==> inputs of run B <==
==> flow/design.v <==
`timescale 1ns / 1ps
module gain_core #(
    parameter integer DWIDTH = 16,  
    parameter integer GWIDTH = 16,  
    parameter integer FBITS  = 12   
)(
    input  wire                     clk,
    input  wire                     rst_n,      
    input  wire                     ce,         
    input  wire                     en,         
    input  wire signed [DWIDTH-1:0] data_i,     
    input  wire signed [GWIDTH-1:0] data_gain,  
    output reg  signed [DWIDTH-1:0] data_o      
);
    wire signed [DWIDTH+GWIDTH-1:0] mult_raw;
    wire signed [DWIDTH+GWIDTH-1:0] mult_rounded;
    wire signed [DWIDTH+GWIDTH-1-FBITS:0] mult_scaled;
    localparam signed [DWIDTH-1:0] MAX_VAL = {1'b0, {(DWIDTH-1){1'b1}}};  
    localparam signed [DWIDTH-1:0] MIN_VAL = {1'b1, {(DWIDTH-1){1'b0}}};  
    assign mult_raw = data_i * data_gain;
    assign mult_rounded = mult_raw + (1 << (FBITS-1));
    assign mult_scaled = mult_rounded >>> FBITS;
    always @(posedge clk) begin
        if (!rst_n) begin
            data_o <= 0;
        end else if (ce) begin
            if (!en) begin
                data_o <= data_i;
            end else begin
                if (mult_scaled > MAX_VAL) begin
                    data_o <= MAX_VAL;
                end else if (mult_scaled < MIN_VAL) begin
                    data_o <= MIN_VAL;
                end else begin
                    data_o <= mult_scaled[DWIDTH-1:0];
                end
            end
        end
    end
endmodule
`timescale 1ns / 1ps
module axis_gain_wrapper #(
    parameter integer C_S_AXI_DATA_WIDTH = 32,
    parameter integer C_S_AXI_ADDR_WIDTH = 4,
    parameter integer AUDIO_WIDTH        = 16,
    parameter integer GAIN_FBITS         = 12
)(
    input  wire aclk,
    input  wire aresetn,
    input  wire [31:0] s_axis_tdata,
    input  wire        s_axis_tlast,
    input  wire        s_axis_tvalid,
    output wire        s_axis_tready,
    output wire [31:0] m_axis_tdata,
    output wire        m_axis_tlast,
    output wire        m_axis_tvalid,
    input  wire        m_axis_tready,
    input  wire [C_S_AXI_ADDR_WIDTH-1:0] s_axi_awaddr,
    input  wire                          s_axi_awvalid,
    output reg                           s_axi_awready,
    input  wire [C_S_AXI_DATA_WIDTH-1:0] s_axi_wdata,
    input  wire [3:0]                    s_axi_wstrb,
    input  wire                          s_axi_wvalid,
    output reg                           s_axi_wready,
    output reg  [1:0]                    s_axi_bresp,
    output reg                           s_axi_bvalid,
    input  wire                          s_axi_bready,
    input  wire [C_S_AXI_ADDR_WIDTH-1:0] s_axi_araddr,
    input  wire                          s_axi_arvalid,
    output reg                           s_axi_arready,
    output reg  [C_S_AXI_DATA_WIDTH-1:0] s_axi_rdata,
    output reg  [1:0]                    s_axi_rresp,
    output reg                           s_axi_rvalid,
    input  wire                          s_axi_rready
);
    reg [31:0] reg_control;
    reg [31:0] reg_gain_l;
    reg [31:0] reg_gain_r;
    wire [1:0] addr_w = s_axi_awaddr[3:2];
    wire [1:0] addr_r = s_axi_araddr[3:2];
    always @(posedge aclk) begin
        if (!aresetn) begin
            s_axi_awready <= 1'b0;
            s_axi_wready  <= 1'b0;
            s_axi_bvalid  <= 1'b0;
            s_axi_bresp   <= 2'b00;
            reg_control <= 32'b0;
            reg_gain_l  <= 32'h0000_1000;  
            reg_gain_r  <= 32'h0000_1000;
        end else begin
            if (!s_axi_awready && s_axi_awvalid && s_axi_wvalid) begin
                s_axi_awready <= 1'b1;
                s_axi_wready  <= 1'b1;
                case (addr_w)
                    2'h0: reg_control <= s_axi_wdata;
                    2'h1: reg_gain_l  <= s_axi_wdata;
                    2'h2: reg_gain_r  <= s_axi_wdata;
                    default: ;
                endcase
            end else begin
                s_axi_awready <= 1'b0;
                s_axi_wready  <= 1'b0;
            end
            if (s_axi_awready && !s_axi_bvalid) begin
                s_axi_bvalid <= 1'b1;
                s_axi_bresp  <= 2'b00;
            end else if (s_axi_bready) begin
                s_axi_bvalid <= 1'b0;
            end
        end
    end
    always @(posedge aclk) begin
        if (!aresetn) begin
            s_axi_arready <= 1'b0;
            s_axi_rvalid  <= 1'b0;
            s_axi_rdata   <= 32'b0;
            s_axi_rresp   <= 2'b00;
        end else begin
            if (!s_axi_arready && s_axi_arvalid) begin
                s_axi_arready <= 1'b1;
                s_axi_rvalid  <= 1'b1;
                case (addr_r)
                    2'h0: s_axi_rdata <= reg_control;
                    2'h1: s_axi_rdata <= reg_gain_l;
                    2'h2: s_axi_rdata <= reg_gain_r;
                    default: s_axi_rdata <= 32'b0;
                endcase
            end else begin
                s_axi_arready <= 1'b0;
                if (s_axi_rvalid && s_axi_rready)
                    s_axi_rvalid <= 1'b0;
            end
        end
    end
    reg valid_d;
    reg last_d;
    wire stream_ready = m_axis_tready || !valid_d;
    assign s_axis_tready = stream_ready;
    assign m_axis_tvalid = valid_d;
    assign m_axis_tlast  = last_d;
    wire core_ce     = stream_ready;
    wire gain_enable = reg_control[0];
    gain_core #(
        .DWIDTH(AUDIO_WIDTH),
        .GWIDTH(16),
        .FBITS (GAIN_FBITS)
    ) u_gain_l (
        .clk       (aclk),
        .rst_n     (aresetn),
        .ce        (core_ce),
        .en        (gain_enable),
        .data_i    (s_axis_tdata[15:0]),
        .data_gain (reg_gain_l[15:0]),
        .data_o    (m_axis_tdata[15:0])
    );
    gain_core #(
        .DWIDTH(AUDIO_WIDTH),
        .GWIDTH(16),
        .FBITS (GAIN_FBITS)
    ) u_gain_r (
        .clk       (aclk),
        .rst_n     (aresetn),
        .ce        (core_ce),
        .en        (gain_enable),
        .data_i    (s_axis_tdata[31:16]),
        .data_gain (reg_gain_r[15:0]),
        .data_o    (m_axis_tdata[31:16])
    );
    always @(posedge aclk) begin
        if (!aresetn) begin
            valid_d <= 1'b0;
            last_d  <= 1'b0;
        end else if (stream_ready) begin
            valid_d <= s_axis_tvalid;
            last_d  <= s_axis_tlast;
        end
    end
endmodule
==> flow/run.sh <==
#!/bin/bash
# the make line also repeats each setting of config.mk as NAME=value (left out here)
make -C /OpenROAD-flow-scripts/flow DESIGN_CONFIG=/design/flow/config.mk WORK_HOME=/design/flow/orfs CLKGATE_MAP_FILE= finish
==> flow/config.mk <==
export PLATFORM = sky130hd
export DESIGN_NAME = axis_gain_wrapper
export DESIGN_NICKNAME = axis_gain_wrapper
export VERILOG_FILES = /design/flow/design.v
export SDC_FILE = /design/flow/constraint.sdc
export NUM_CORES = 4
export LEC_CHECK = 0
export CAP_MARGIN = 20
export CORE_ASPECT_RATIO = 0.84
export CORE_MARGIN = 2
export CORE_UTILIZATION = 72
export CTS_CLUSTER_DIAMETER = 218
export CTS_CLUSTER_SIZE = 31
export HOLD_SLACK_MARGIN = -0.09
export PLACE_DENSITY = 0.63
export SLEW_MARGIN = 20
export TNS_END_PERCENT = 75
==> flow/constraint.sdc <==
create_clock -name core_clock -period 6.2 [get_ports {aclk}]
set_input_delay 1.2400 -clock core_clock [delete_from_list [all_inputs] [get_ports {aclk}]]
set_output_delay 1.2400 -clock core_clock [all_outputs]
set_load 0.01 [all_outputs]
==> inputs of run C, as changes to run B <==
- CORE_ASPECT_RATIO: 0.84 -> not set
- CORE_UTILIZATION: 72 -> 57
- CTS_CLUSTER_DIAMETER: 218 -> not set
- CTS_CLUSTER_SIZE: 31 -> not set
- HOLD_SLACK_MARGIN: -0.09 -> not set
- PLACE_DENSITY: 0.63 -> not set
- TNS_END_PERCENT: 75 -> not set
==> flow/constraint.sdc (replaced) <==
create_clock -name core_clock -period 4.34 [get_ports {aclk}]
set_input_delay 0.8680 -clock core_clock [delete_from_list [all_inputs] [get_ports {aclk}]]
set_output_delay 0.8680 -clock core_clock [all_outputs]
set_load 0.01 [all_outputs]
==> inputs of run X, as changes to run B <==
- CAP_MARGIN: 20 -> 30
- CTS_CLUSTER_DIAMETER: 218 -> 206
- CTS_CLUSTER_SIZE: 31 -> 37
- PLACE_DENSITY: 0.63 -> 0.64
- SETUP_SLACK_MARGIN: not set -> -0.46
- TNS_END_PERCENT: 75 -> 100
==> flow/constraint.sdc (replaced) <==
create_clock -name core_clock -period 5.43 [get_ports {aclk}]
set_input_delay 1.0860 -clock core_clock [delete_from_list [all_inputs] [get_ports {aclk}]]
set_output_delay 1.0860 -clock core_clock [all_outputs]
set_load 0.01 [all_outputs]
==> inputs of run M, as changes to run B <==
- CORE_ASPECT_RATIO: 0.84 -> 0.83
- CTS_CLUSTER_DIAMETER: 218 -> 215
- CTS_CLUSTER_SIZE: 31 -> 32
- HOLD_SLACK_MARGIN: -0.09 -> not set
- PLACE_DENSITY: 0.63 -> 0.64
- TNS_END_PERCENT: 75 -> not set
==> flow/constraint.sdc (replaced) <==
create_clock -name core_clock -period 6.41 [get_ports {aclk}]
set_input_delay 1.2820 -clock core_clock [delete_from_list [all_inputs] [get_ports {aclk}]]
set_output_delay 1.2820 -clock core_clock [all_outputs]
set_load 0.01 [all_outputs]
==> results <==
Run M produced a layout that fails on setup timing. Run X finished but fails on capacitance limit, slew limit, setup timing. Run C completed, yet does not pass: setup timing. Run B completed, yet does not pass: setup timing.
Between run X and run C, the lower critical path depth is in run X (gap 4).
Area after synthesis is the same in run B and run X.
Of run B and run C, run B has the higher setup slack (gap 1.1 ns).
First-iteration DRC count: run C < run B < run X < run M.
Against run B, the clock power of run X is higher by about 10%.
In flip-flop count, run C and run B do not differ.
Between run C and run M, the lower register-to-register slack is in run C (gap 1.1 ns).
Of run C and run M, run C has the higher total power (gap 37%, measured against run M).

==> inputs of build 72 <==
RTL: the design.v shown in full above, as it stands there.
make LEC_CHECK=0 CAP_MARGIN=20 CORE_MARGIN=2 CORE_UTILIZATION=54 CTS_CLUSTER_DIAMETER=216 CTS_CLUSTER_SIZE=100 SLEW_MARGIN=20 TNS_END_PERCENT=5 finish   # period 8.0 ns
run.sh (not shown) runs the stock make flow with config.mk's settings and CLKGATE_MAP_FILE=.
==> inputs of build 24, as changes to build 72 <==
--- a/flow/config.mk
+++ b/flow/config.mk
@@ -9,6 +9,5 @@
 export CORE_MARGIN = 2
-export CORE_UTILIZATION = 54
-export CTS_CLUSTER_DIAMETER = 216
-export CTS_CLUSTER_SIZE = 100
+export CORE_UTILIZATION = 40
+export GPL_TIMING_DRIVEN = 0
 export SLEW_MARGIN = 20
-export TNS_END_PERCENT = 5
+export TNS_END_PERCENT = 25
==> run notes <==
Notes on the flow outputs.

- The run finished with no timing, DRC or antenna violations.
- The capturing element of the worst setup path is u_gain_r.data_o[2].
- The share of cell area taken by flip-flops and latches is 10.8%.
- The maximum number of pins on one net before global-route repair is 87.
- The tool warning count for the run is 35.
- The global-route met3 utilization is 4.75%.
- The detailed-route wire length on metal 1 is 29.6 mm.
- The met3 wirelength from detailed routing is 3.65 mm.
- The detailed router reported a total wirelength of 72.1 mm.
The numbers above come from build 72.

==> run notes <==
Notes on the flow outputs.

- The run finished with no timing, DRC or antenna violations.
- The routed design has 76.1 mm of wire.
- The tool warning count reads 36.
- The global-route met3 utilization is 3.71%.
- The capturing element of the worst setup path reads u_gain_r.data_o[7].
- The detailed-route wire length on metal 1 is 34.1 mm.
The numbers above come from build 24.

Power is estimated from default activity; no workload was simulated.
